==> flow/design.v <==
module ALU_16_bit(
input wire [15:0] A,
input wire [15:0] B,
input wire [3:0] ALU_FUN,
input wire clk,
output reg [15:0] ALU_OUT,
output reg Carry_Flag,
output reg Arith_Flag,
output reg Logic_Flag,
output reg CMP_Flag,
output reg Shift_Flag
);
reg [15:0] ALU_OUT_Comb;
always @ (*)
 begin
  Arith_Flag = 0;
  Logic_Flag = 0;
  CMP_Flag = 0;
  Shift_Flag = 0;
  Carry_Flag = 0;
  case (ALU_FUN)
    4'b0000: begin
	          {Carry_Flag, ALU_OUT_Comb} = A + B;
	          Arith_Flag = 1; 
			 end
	4'b0001: begin 
	          {Carry_Flag, ALU_OUT_Comb} = A - B;
	          Arith_Flag = 1;
 			 end
	4'b0010: begin 
	          ALU_OUT_Comb = A * B;
	          Arith_Flag = 1; 
			 end
	4'b0011: begin
	          if (B != 16'b0)
	           begin
			    ALU_OUT_Comb = A / B;
				Arith_Flag = 1;
			   end
			  else
			   begin
			    ALU_OUT_Comb = 16'b0;
				Arith_Flag = 1;
			   end
			 end
	4'b0100: begin 
	          ALU_OUT_Comb = A & B;
	          Logic_Flag = 1; 
			 end
	4'b0101: begin
	          ALU_OUT_Comb = A | B;
	          Logic_Flag = 1;
			 end
	4'b0110: begin 
	          ALU_OUT_Comb = ~ (A & B);
	          Logic_Flag = 1;
			 end
	4'b0111: begin
	          ALU_OUT_Comb = ~ (A | B);
	          Logic_Flag = 1;
			 end
	4'b1000: begin
	          ALU_OUT_Comb = A ^ B;
	          Logic_Flag = 1;
			 end
	4'b1001: begin 
	          ALU_OUT_Comb = ~ (A ^ B);
	          Logic_Flag = 1;
			 end
	4'b1010: begin
	          if (A == B)
	           begin
			    ALU_OUT_Comb = 16'b1;
				CMP_Flag = 1;
			   end
			  else
			   begin
			    ALU_OUT_Comb = 16'b0;
				CMP_Flag = 1;
			   end
			 end
	4'b1011: begin
	          if (A > B)
	           begin
			    ALU_OUT_Comb = 16'b10;
				CMP_Flag = 1;
			   end
			  else
			   begin
			    ALU_OUT_Comb = 16'b0;
				CMP_Flag = 1;
			   end
			 end
	4'b1100: begin
	          if (A < B)
	           begin
			    ALU_OUT_Comb = 16'b11;
				CMP_Flag = 1;
			   end
			  else
			   begin
			    ALU_OUT_Comb = 16'b0;
				CMP_Flag = 1;
			   end
			 end
	4'b1101: begin 
	          ALU_OUT_Comb = A >> 1 ;
	          Shift_Flag = 1;
			 end
	4'b1110: begin
           	  ALU_OUT_Comb = A << 1 ;
	          Shift_Flag = 1;
			 end
	default: ALU_OUT_Comb = 16'b0;
  endcase
 end
always @ (posedge clk)
 begin
  ALU_OUT <= ALU_OUT_Comb;
 end 
endmodule
export LEC_CHECK = 0
export CAP_MARGIN = 20
export CORE_MARGIN = 2
export CORE_UTILIZATION = 72
export CTS_CLUSTER_DIAMETER = 383
export CTS_CLUSTER_SIZE = 96
export PLACE_DENSITY = 0.39
export SETUP_SLACK_MARGIN = -1.05
export SLEW_MARGIN = 20
create_clock -name core_clock -period 11.3 [get_ports {clk}]
run.sh (not shown) runs the stock make flow with config.mk's settings and CLKGATE_MAP_FILE=.
The starting point died in detailed placement (3_5_place_dp) on DPL-0033.
==> next run, changes <==
Settings changed: CORE_UTILIZATION 72 to 65, PLACE_DENSITY 0.39 to default, SETUP_SLACK_MARGIN -1.05 to default.
After rerunning:
- The new run stopped in clock tree synthesis (4_1_cts) with DPL-0033
- synthesized cell count does not change
- die area goes up by 10%
- synthesized area stays the same
==> next run, changes <==
Settings changed: CORE_UTILIZATION 65 to 63, CTS_CLUSTER_DIAMETER 383 to default, CTS_CLUSTER_SIZE 96 to default.
Clock period 11.3 ns to 12.1 ns, I/O delays scaled along.
The changed run died in global routing (5_1_grt), error GRT-0116. Synthesized cell count stays the same. Die area rose by a few percent. Area after synthesis does not change.
==> next run, changes <==
Settings changed: CORE_UTILIZATION 63 to 71, CTS_CLUSTER_SIZE from default to 37, PLACE_DENSITY from default to 0.78.
Clock period 12.1 ns to 15.5 ns, I/O delays scaled along.
Effect: The new run ended with an error in clock tree synthesis (4_1_cts); die area came out lower by 11%; area after synthesis does not change; synthesized cell count does not change.

---

## v24
Starts from the design.v that is shown in full above.
Settings: LEC_CHECK=0, CAP_MARGIN=20, CORE_MARGIN=2, CORE_UTILIZATION=40, SLEW_MARGIN=20; clock period 30.6 ns.
Both conditions hold for v24: the flow ran to the end and the final layout passed the timing, design-rule and antenna checks.
### v24 -> v12
Settings: setting ABC_AREA to 1 for the first time; setting CORE_ASPECT_RATIO to 0.72 for the first time; setting HOLD_SLACK_MARGIN to -0.03 for the first time; setting TNS_END_PERCENT to 10 for the first time; changing the clock period (ns, I/O delays scaled along) from 30.6 to 31.0.
Results
- v24 → v12: total core area has increased; switching power has decreased.
- v24 → v12: routed wirelength normalized by instance count decreased by about 20% relative to the old numbers, area of the synthesized netlist per yosys stat increased by 0.97% relative to the old numbers.
[inputs] v7 vs v12
Settings: CAP_MARGIN changed from 20 to 15; CORE_ASPECT_RATIO removed (was 0.72); GPL_TIMING_DRIVEN newly set to 0; CTS_CLUSTER_DIAMETER newly set to 338; CTS_CLUSTER_SIZE newly set to 98; HOLD_SLACK_MARGIN removed (was -0.03); GPL_ROUTABILITY_DRIVEN newly set to 0; TNS_END_PERCENT changed from 10 to 15; PLACE_DENSITY newly set to 0.86; CORE_UTILIZATION changed from 40 to 72.
==> results <==
- The lower measured slew at the worst slew-check pin came out of v12.
- Of the two candidates, v12 has the worse core outline area and v7 the better one.
- v7: total number of placement rows is 7 lower than what v12 reported.
- Of v7 and v12, it is v7 that has the lower design area.
- v12 has a lower met1 usage than v7.
- v7 vs v12, clock network power share went down by 1.1 points.
- Between v12 and v7, total wirelength of the detailed-routed design decreased.
- STATUS worst hold slack: v7 loses against v12
- In the reports for v12 and v7, the smaller cell-internal power belongs to v7.
- [v7] worst slack at placement fell 1.56 ns relative to v12
#### Input delta (v23 over v7)
Settings: swapping 0.86 for 0.76 in PLACE_DENSITY; clearing TNS_END_PERCENT, which used to be 15; clearing ABC_AREA, which used to be 1; swapping 72 for 36 in CORE_UTILIZATION; clearing GPL_ROUTABILITY_DRIVEN, which used to be 0; clearing GPL_TIMING_DRIVEN, which used to be 0.
Results
The synthesized-area fraction occupied by xor and xnor cells in v23 sits 1.7 points above the value recorded for v7.
Summary — non-clock buffer instance count of the final layout, v23 relative to v7: higher, by 100%.
Area of the die (v23 over v7): increase, 20000 um2
Compared to v7, v23 reaches a lower achievable clock.
Delta (v23 minus v7): layout-stage area growth over the synthesis result increased 13 points, number of library cell types mapped by synthesis went up 48%.
For the switching power, v23 came in about 30% higher than v7 did.
In v23, the multi-input combinational area share came out 2.4 points below the value in v7.
From v23 to v7, total grt overflow did not move at all.
v23 went all the way through synthesis, placement and routing and the layout is clean on timing, DRC and antenna.
Number of fill cells ends up lower on v7.
v7 vs v23, worst setup path startpoint: B[2] vs B[1]
diff inputs: v23 => v16
Settings: setting GPL_ROUTABILITY_DRIVEN to 0 for the first time; changing PLACE_DENSITY from 0.76 to 0.6; changing SLEW_MARGIN from 20 to 0; setting ABC_AREA to 1 for the first time; setting TNS_END_PERCENT to 15 for the first time; setting GPL_TIMING_DRIVEN to 0 for the first time; changing CORE_UTILIZATION from 36 to 70.
[summary]
- The register fraction of the total cell area number comes out higher for v16 vs v23.
- Measured against each other, v23 and v16 differ in final critical path time including I/O delays and setup, the lower figure coming from v16.
- Diff v23 -> v16: share of synthesized cell area in and, or, nand and nor gates increased by 10 points relative to the old numbers, wire length of the first global-routing pass decreased by 21% relative to the old numbers.
- Routed wire in v16 totals less than in v23.
- Maximum number of pins on one net before global-route repair: v16 lower than v23
Modified inputs, v45 compared to v16
Settings: SLEW_MARGIN changed from 0 to 20; CORE_UTILIZATION changed from 70 to 55.
Results
v45 ended with less combinational group share of total power than v16. Sequential share of layout area across v16 and v45: no real change. On worst hold slack, v16 beats v45.
Power figures rest on the tool's default switching activity, not on a simulated workload.
